== red ==
Design rv32i_core, start of the top module:
module rv32i_core(clk,rst,imem_data,dmem_rdata,  
                  imem_addr,dmem_addr,dmem_wdata,dmem_we,dmem_size  
                  );
make LEC_CHECK=0 CAP_MARGIN=20 CORE_MARGIN=2 CORE_UTILIZATION=72 CTS_CLUSTER_DIAMETER=357 CTS_CLUSTER_SIZE=37 HOLD_SLACK_MARGIN=-0.05 SETUP_SLACK_MARGIN=1.83 SLEW_MARGIN=20 finish   # period 6.3 ns
run.sh (not shown) runs the stock make flow with config.mk's settings and CLKGATE_MAP_FILE=.
The log for red ends in 5_1_grt with error GRT-0232, so the run never completed.
[inputs] blue vs red
diff --git a/flow/config.mk b/flow/config.mk
--- a/flow/config.mk
+++ b/flow/config.mk
@@ -9,7 +9,5 @@
 export CORE_MARGIN = 2
-export CORE_UTILIZATION = 72
-export CTS_CLUSTER_DIAMETER = 357
-export CTS_CLUSTER_SIZE = 37
-export HOLD_SLACK_MARGIN = -0.05
-export SETUP_SLACK_MARGIN = 1.83
+export CORE_UTILIZATION = 68
+export CTS_CLUSTER_SIZE = 41
+export SETUP_SLACK_MARGIN = 1.31
 export SLEW_MARGIN = 20
==> flow/constraint.sdc <==
create_clock -name core_clock -period 5.58 [get_ports {clk}]
set_input_delay 1.1160 -clock core_clock [delete_from_list [all_inputs] [get_ports {clk}]]
set_output_delay 1.1160 -clock core_clock [all_outputs]
set_load 0.01 [all_outputs]
[summary]
Summary of blue over red: die area increased by 6400 sq um relative to the old numbers; die span in y increased by about 3% relative to the old numbers; proportion of synthesized flip-flops having asynchronous set or reset closely matched the old numbers; die width increased by about 3% relative to the old numbers; count of cells resized by post-cts repair increased by about 80% relative to the old numbers. None of the runs blue and red ends with a clean layout. blue is listed as incomplete: the tool reported an error in 5_1_grt and the run ended there. red: aborted in 5_1_grt (tool error).


rv32i_core again, from the RTL that the note above started with.
make LEC_CHECK=0 CAP_MARGIN=35 CORE_MARGIN=2 CORE_UTILIZATION=66 CTS_CLUSTER_SIZE=21 SLEW_MARGIN=30 finish   # period 5.78 ns
The baseline did not get past global routing (5_1_grt).
Next try:
--- a/flow/config.mk
+++ b/flow/config.mk
@@ -6,7 +6,6 @@
 export NUM_CORES = 4
 export LEC_CHECK = 0
-export CAP_MARGIN = 35
+export CAP_MARGIN = 20
 export CORE_MARGIN = 2
-export CORE_UTILIZATION = 66
-export CTS_CLUSTER_SIZE = 21
-export SLEW_MARGIN = 30
+export CORE_UTILIZATION = 40
+export SLEW_MARGIN = 20
==> flow/constraint.sdc (replaced) <==
create_clock -name core_clock -period 7.86 [get_ports {clk}]
set_input_delay 1.5720 -clock core_clock [delete_from_list [all_inputs] [get_ports {clk}]]
set_output_delay 1.5720 -clock core_clock [all_outputs]
set_load 0.01 [all_outputs]
=> Now the flow finished with timing, DRC and antenna clean. Die size climbs by 64%. Synthesized cell count does not change. Area after synthesis is unchanged.
Next try:
--- a/flow/config.mk
+++ b/flow/config.mk
@@ -8,4 +8,4 @@
 export CAP_MARGIN = 20
 export CORE_MARGIN = 2
-export CORE_UTILIZATION = 40
-export SLEW_MARGIN = 20
+export CORE_UTILIZATION = 66
+export SLEW_MARGIN = 30
==> flow/constraint.sdc (replaced) <==
create_clock -name core_clock -period 5.78 [get_ports {clk}]
set_input_delay 1.1560 -clock core_clock [delete_from_list [all_inputs] [get_ports {clk}]]
set_output_delay 1.1560 -clock core_clock [all_outputs]
set_load 0.01 [all_outputs]
=>
- Now the flow aborted during global routing (5_1_grt) with GRT-0232
- synthesized cell count stays the same
- area after synthesis is unchanged
- die size came out lower by well over a third
Next try:
--- a/flow/config.mk
+++ b/flow/config.mk
@@ -8,4 +8,6 @@
 export CAP_MARGIN = 20
 export CORE_MARGIN = 2
-export CORE_UTILIZATION = 66
-export SLEW_MARGIN = 30
+export CORE_UTILIZATION = 68
+export CTS_CLUSTER_SIZE = 41
+export SETUP_SLACK_MARGIN = 1.61
+export SLEW_MARGIN = 20
==> flow/constraint.sdc (replaced) <==
create_clock -name core_clock -period 5.6 [get_ports {clk}]
set_input_delay 1.1200 -clock core_clock [delete_from_list [all_inputs] [get_ports {clk}]]
set_output_delay 1.1200 -clock core_clock [all_outputs]
set_load 0.01 [all_outputs]
Effect: Now the flow failed in clock tree synthesis (4_1_cts). Die area decreases by 2.9%. Synthesized cell count does not change. Synthesized area stays the same.


rv32i_core again, from the RTL that the note above started with.
make LEC_CHECK=0 CAP_MARGIN=20 CORE_MARGIN=2 CORE_UTILIZATION=72 CTS_CLUSTER_SIZE=37 HOLD_SLACK_MARGIN=0.29 SETUP_SLACK_MARGIN=1.83 SLEW_MARGIN=20 finish   # period 6.3 ns
The first run never finished: it broke off in global routing (5_1_grt) on GRT-0116.
Edit:
Settings changed: CAP_MARGIN 20 to 15, CORE_ASPECT_RATIO set to 0.87, TNS_END_PERCENT set to 10.
The new run aborted during global routing (5_1_grt), error GRT-0116.
Die area barely changes.
Synthesized cell count stays the same.
Area after synthesis stays the same.
Edit:
Settings changed: ABC_AREA set to 1, CAP_MARGIN 15 to 20, CORE_ASPECT_RATIO 0.87 to not set, CORE_UTILIZATION 72 to 58, CTS_CLUSTER_DIAMETER set to 354, CTS_CLUSTER_SIZE 37 to 21, SETUP_SLACK_MARGIN 1.83 to not set, TNS_END_PERCENT 10 to not set.
Clock period 6.3 ns to 4.36 ns, I/O delays scaled along.
The changed run ran to the end with violations: negative setup slack.
Area after synthesis went up by 1.8%.
Die area grows by 26%.
Synthesized cell count came out higher by 64%.
Edit:
Settings changed: ABC_AREA 1 to not set, CTS_CLUSTER_DIAMETER 354 to not set, HOLD_SLACK_MARGIN 0.29 to not set.
Result: The changed run finished but fails on negative setup slack. Die area is lower by 1.8%. Sequential cell count stays the same. Total power is higher by 18%. Global-route usage is higher by 1.4 points.


## build 83
rv32i_core again, from the RTL that the note above started with.
clock: 4.91 ns
lec_check: 0
abc_area: 1
cap_margin: 20
core_margin: 2
core_utilization: 68
cts_cluster_diameter: 253
cts_cluster_size: 95
place_density: 0.37
setup_slack_margin: 1.2
slew_margin: 20
tns_end_percent: 10
Build 83: it failed with a tool error in global routing (5_1_grt), so there are no final results.
> inputs changed (build 83 -> build 94)
Settings: CTS_CLUSTER_DIAMETER: 253 -> unset; CTS_CLUSTER_SIZE: 95 -> 41; CORE_UTILIZATION: 68 -> 66; ABC_AREA: 1 -> unset; TNS_END_PERCENT: 10 -> unset; SETUP_SLACK_MARGIN: 1.2 -> 1.43; PLACE_DENSITY: 0.37 -> unset; the clock period (ns, I/O delays scaled along): 4.91 -> 5.71.
Notes after the runs:
Build 94 is listed as incomplete: the tool reported an error in global routing (5_1_grt) and the run ended there.
Compared build 94 vs build 83, and synthesized cell count is down in build 94.
Build 94 vs build 83, area enclosed by the die boundary went up by 0.0014 mm².
Delta (build 94 minus build 83): die span in y went up; mux cell area share after synthesis went up; synthesized cell area went down; floorplan die width went up.
Compared with build 83, in build 94 part of the Yosys area used for sequential elements moved up; count of distinct cell types in the synthesized netlist picked up an extra 48.
### build 94 -> build 9
Settings: changing CORE_UTILIZATION from 66 to 72; changing CTS_CLUSTER_SIZE from 41 to 25; changing SETUP_SLACK_MARGIN from 1.43 to 0.88; changing the clock period (ns, I/O delays scaled along) from 5.71 to 6.17.
==> results <==
- Build 9: aborted in global routing (5_1_grt) (tool error)
- Build 9 ends up with a fraction of the core area occupied by cells at floorplan that is 5.8 points higher than in build 94.
- Summary of build 9 over build 94: area of the synthesized netlist per yosys stat flat; cell row count now sits lower; area after synthesis essentially unchanged; synthesized netlist cell count was more or less identical; die size moved down.
- Number of placed instances, taps included ended up 5.0% lower on build 9 than on build 94.
- The lower count of buffers added by post-CTS timing repair for setup of build 94 and build 9 is in build 94.


rv32i_core again, from the RTL that the note above started with.
Settings: LEC_CHECK=0, CAP_MARGIN=30, CORE_MARGIN=2, CORE_UTILIZATION=72, CTS_CLUSTER_SIZE=37, HOLD_SLACK_MARGIN=0.29, SETUP_SLACK_MARGIN=-0.48, SLEW_MARGIN=20; clock period 6.3 ns.
The starting point failed in 5_1_grt (GRT-0116).
Rerun with:
--- a/flow/config.mk
+++ b/flow/config.mk
@@ -8 +8 @@
-export CAP_MARGIN = 30
+export CAP_MARGIN = 20
@@ -10,4 +10,2 @@
-export CORE_UTILIZATION = 72
-export CTS_CLUSTER_SIZE = 37
-export HOLD_SLACK_MARGIN = 0.29
-export SETUP_SLACK_MARGIN = -0.48
+export CORE_UTILIZATION = 68
+export SETUP_SLACK_MARGIN = -0.27
==> flow/constraint.sdc (replaced) <==
create_clock -name core_clock -period 4.96 [get_ports {clk}]
set_input_delay 0.9920 -clock core_clock [delete_from_list [all_inputs] [get_ports {clk}]]
set_output_delay 0.9920 -clock core_clock [all_outputs]
set_load 0.01 [all_outputs]
What happened:
- The new run failed in 5_1_grt (GRT-0232)
- synthesized area does not change
- synthesized cell count stays the same
- die size went up by 5.8%
Rerun with:
--- a/flow/config.mk
+++ b/flow/config.mk
@@ -8 +8 @@
-export CAP_MARGIN = 20
+export CAP_MARGIN = 5
@@ -10,3 +10,3 @@
-export CORE_UTILIZATION = 68
-export SETUP_SLACK_MARGIN = -0.27
-export SLEW_MARGIN = 20
+export CORE_UTILIZATION = 66
+export CTS_CLUSTER_SIZE = 35
+export SLEW_MARGIN = 30
==> flow/constraint.sdc (replaced) <==
create_clock -name core_clock -period 5.78 [get_ports {clk}]
set_input_delay 1.1560 -clock core_clock [delete_from_list [all_inputs] [get_ports {clk}]]
set_output_delay 1.1560 -clock core_clock [all_outputs]
set_load 0.01 [all_outputs]
The new run never finished: it broke off in 5_1_grt, error GRT-0232.
Synthesized cell count stays the same.
Die size rises by 3.0%.
Synthesized area stays the same.
Rerun with:
--- a/flow/config.mk
+++ b/flow/config.mk
@@ -8 +8 @@
-export CAP_MARGIN = 5
+export CAP_MARGIN = 20
@@ -10,3 +10,3 @@
-export CORE_UTILIZATION = 66
-export CTS_CLUSTER_SIZE = 35
-export SLEW_MARGIN = 30
+export CORE_UTILIZATION = 67
+export CTS_CLUSTER_SIZE = 36
+export SLEW_MARGIN = 35
==> flow/constraint.sdc (replaced) <==
create_clock -name core_clock -period 5.74 [get_ports {clk}]
set_input_delay 1.1480 -clock core_clock [delete_from_list [all_inputs] [get_ports {clk}]]
set_output_delay 1.1480 -clock core_clock [all_outputs]
set_load 0.01 [all_outputs]
After rerunning: The changed run aborted during 5_1_grt, error GRT-0232. Die size fell by 1.5%. Synthesized area stays the same. Synthesized cell count stays the same.
Rerun with:
--- a/flow/config.mk
+++ b/flow/config.mk
@@ -8 +8 @@
-export CAP_MARGIN = 20
+export CAP_MARGIN = 5
@@ -10,3 +10,3 @@
-export CORE_UTILIZATION = 67
-export CTS_CLUSTER_SIZE = 36
-export SLEW_MARGIN = 35
+export CORE_UTILIZATION = 70
+export CTS_CLUSTER_SIZE = 41
+export SLEW_MARGIN = 20
==> flow/constraint.sdc (replaced) <==
create_clock -name core_clock -period 5.64 [get_ports {clk}]
set_input_delay 1.1280 -clock core_clock [delete_from_list [all_inputs] [get_ports {clk}]]
set_output_delay 1.1280 -clock core_clock [all_outputs]
set_load 0.01 [all_outputs]
Outcome: The changed run died in 5_1_grt. Die area came out lower by a few percent. Synthesized cell count is unchanged. Area after synthesis does not change.


Starting RTL as in the previous note.
==> flow/config.mk <==
export PLATFORM = sky130hd
export DESIGN_NAME = rv32i_core
export DESIGN_NICKNAME = rv32i_core
export VERILOG_FILES = /design/flow/design.v
export SDC_FILE = /design/flow/constraint.sdc
export NUM_CORES = 4
export LEC_CHECK = 0
export ABC_AREA = 1
export CAP_MARGIN = 0
export CELL_PAD_IN_SITES_DETAIL_PLACEMENT = 2
export CORE_MARGIN = 2
export CORE_UTILIZATION = 71
export CTS_CLUSTER_DIAMETER = 183
export CTS_CLUSTER_SIZE = 35
export GPL_ROUTABILITY_DRIVEN = 0
export GPL_TIMING_DRIVEN = 0
export MAX_ROUTING_LAYER = met4
export MIN_ROUTING_LAYER = met2
export SLEW_MARGIN = 5
==> flow/constraint.sdc <==
create_clock -name core_clock -period 12.3 [get_ports {clk}]
set_input_delay 2.4600 -clock core_clock [delete_from_list [all_inputs] [get_ports {clk}]]
set_output_delay 2.4600 -clock core_clock [all_outputs]
set_load 0.01 [all_outputs]
The starting point aborted during detailed placement (3_5_place_dp).
Next try:
Settings changed: ABC_AREA 1 to default, CAP_MARGIN 0 to 35, CELL_PAD_IN_SITES_DETAIL_PLACEMENT 2 to default, CORE_UTILIZATION 71 to 66, CTS_CLUSTER_DIAMETER 183 to default, CTS_CLUSTER_SIZE 35 to 37, GPL_ROUTABILITY_DRIVEN 0 to default, GPL_TIMING_DRIVEN 0 to default, MAX_ROUTING_LAYER met4 to default, MIN_ROUTING_LAYER met2 to default, SLEW_MARGIN 5 to 30.
Clock period 12.3 ns to 5.78 ns, I/O delays scaled along.
Result:
- Now the flow stopped in global routing (5_1_grt) on GRT-0232
- die size climbs by 5.6%
- area after synthesis came out lower by 1.8%
- synthesized cell count is lower by 39%


rv32i_core again, from the RTL that the note above started with.
// rv32i_core
module rv32i_core(clk,rst,imem_data,dmem_rdata,  
                  imem_addr,dmem_addr,dmem_wdata,dmem_we,dmem_size  
                  );
export LEC_CHECK = 0
export ABC_AREA = 1
export CAP_MARGIN = 10
export CELL_PAD_IN_SITES_GLOBAL_PLACEMENT = 2
export CORE_MARGIN = 10
export CORE_UTILIZATION = 24
export CTS_CLUSTER_DIAMETER = 207
export GPL_TIMING_DRIVEN = 0
export MAX_ROUTING_LAYER = met4
export MIN_ROUTING_LAYER = met2
export SETUP_SLACK_MARGIN = -0.16
export SLEW_MARGIN = 5
export TNS_END_PERCENT = 60
create_clock -name core_clock -period 13.9 [get_ports {clk}]
The starting point ended with an error in global routing (5_1_grt) (GRT-0116).
Then changed:
==> flow/config.mk (replaced) <==
export PLATFORM = sky130hd
export DESIGN_NAME = rv32i_core
export DESIGN_NICKNAME = rv32i_core
export VERILOG_FILES = /design/flow/design.v
export SDC_FILE = /design/flow/constraint.sdc
export NUM_CORES = 4
export LEC_CHECK = 0
export CAP_MARGIN = 20
export CORE_MARGIN = 10
export CORE_UTILIZATION = 40
export MAX_ROUTING_LAYER = met4
export PLACE_DENSITY_LB_ADDON = 0.29
export SLEW_MARGIN = 20
==> flow/constraint.sdc (replaced) <==
create_clock -name core_clock -period 8.5 [get_ports {clk}]
set_input_delay 1.7000 -clock core_clock [delete_from_list [all_inputs] [get_ports {clk}]]
set_output_delay 1.7000 -clock core_clock [all_outputs]
set_load 0.01 [all_outputs]
The new run completed with no timing, DRC or antenna violations.
Die size shrinks by 40%.
Synthesized area is lower by 1.8%.
Synthesized cell count shrinks by 39%.
Then changed:
--- a/flow/config.mk
+++ b/flow/config.mk
@@ -7,7 +7,9 @@
 export LEC_CHECK = 0
 export CAP_MARGIN = 20
-export CORE_MARGIN = 10
-export CORE_UTILIZATION = 40
-export MAX_ROUTING_LAYER = met4
-export PLACE_DENSITY_LB_ADDON = 0.29
+export CORE_MARGIN = 2
+export CORE_UTILIZATION = 72
+export CTS_CLUSTER_SIZE = 37
+export HOLD_SLACK_MARGIN = 0.29
+export PLACE_DENSITY = 0.64
+export SETUP_SLACK_MARGIN = 1.23
 export SLEW_MARGIN = 20
==> flow/constraint.sdc (replaced) <==
create_clock -name core_clock -period 4.56 [get_ports {clk}]
set_input_delay 0.9120 -clock core_clock [delete_from_list [all_inputs] [get_ports {clk}]]
set_output_delay 0.9120 -clock core_clock [all_outputs]
set_load 0.01 [all_outputs]
With this change the flow failed in clock tree synthesis (4_1_cts), error DPL-0033; synthesized cell count is unchanged; synthesized area stays the same; die size fell by well over a third.


Setup of run A:
Starting RTL as in the previous note.
make LEC_CHECK=0 CAP_MARGIN=0 CORE_MARGIN=3 CORE_UTILIZATION=65 CTS_CLUSTER_SIZE=35 GPL_TIMING_DRIVEN=1 MAX_ROUTING_LAYER=met5 MIN_ROUTING_LAYER=met1 PLACE_DENSITY=0.61 SETUP_SLACK_MARGIN=-0.33 SLEW_MARGIN=20 finish   # period 4.36 ns
Run A did not finish: a tool error stopped it during global routing.
The following lists how run B was set up differently from run A:
# run A
export LEC_CHECK = 0
export CAP_MARGIN = 0
export CORE_MARGIN = 3
export CORE_UTILIZATION = 65
export CTS_CLUSTER_SIZE = 35
export GPL_TIMING_DRIVEN = 1
export MAX_ROUTING_LAYER = met5
export MIN_ROUTING_LAYER = met1
export PLACE_DENSITY = 0.61
export SETUP_SLACK_MARGIN = -0.33
export SLEW_MARGIN = 20
create_clock -name core_clock -period 4.36 [get_ports {clk}]
# run B
export LEC_CHECK = 0
export CAP_MARGIN = 0
export CORE_MARGIN = 3
export CORE_UTILIZATION = 58
export GPL_TIMING_DRIVEN = 1
export MAX_ROUTING_LAYER = met5
export MIN_ROUTING_LAYER = met1
export PLACE_DENSITY_LB_ADDON = 0.06
export SETUP_SLACK_MARGIN = -0.33
export SLEW_MARGIN = 20
create_clock -name core_clock -period 4.36 [get_ports {clk}]
Findings:
Finished, but not clean: run B, with negative setup slack.
Measured against each other, run B and run A differ in floorplan core density, the higher figure coming from run A.
Sort run B and run A by number of placement rows asc -> top: run A
Diff run B and run A: post-detailed-placement cell area lower in run A
Power figures rest on the tool's default switching activity, not on a simulated workload.
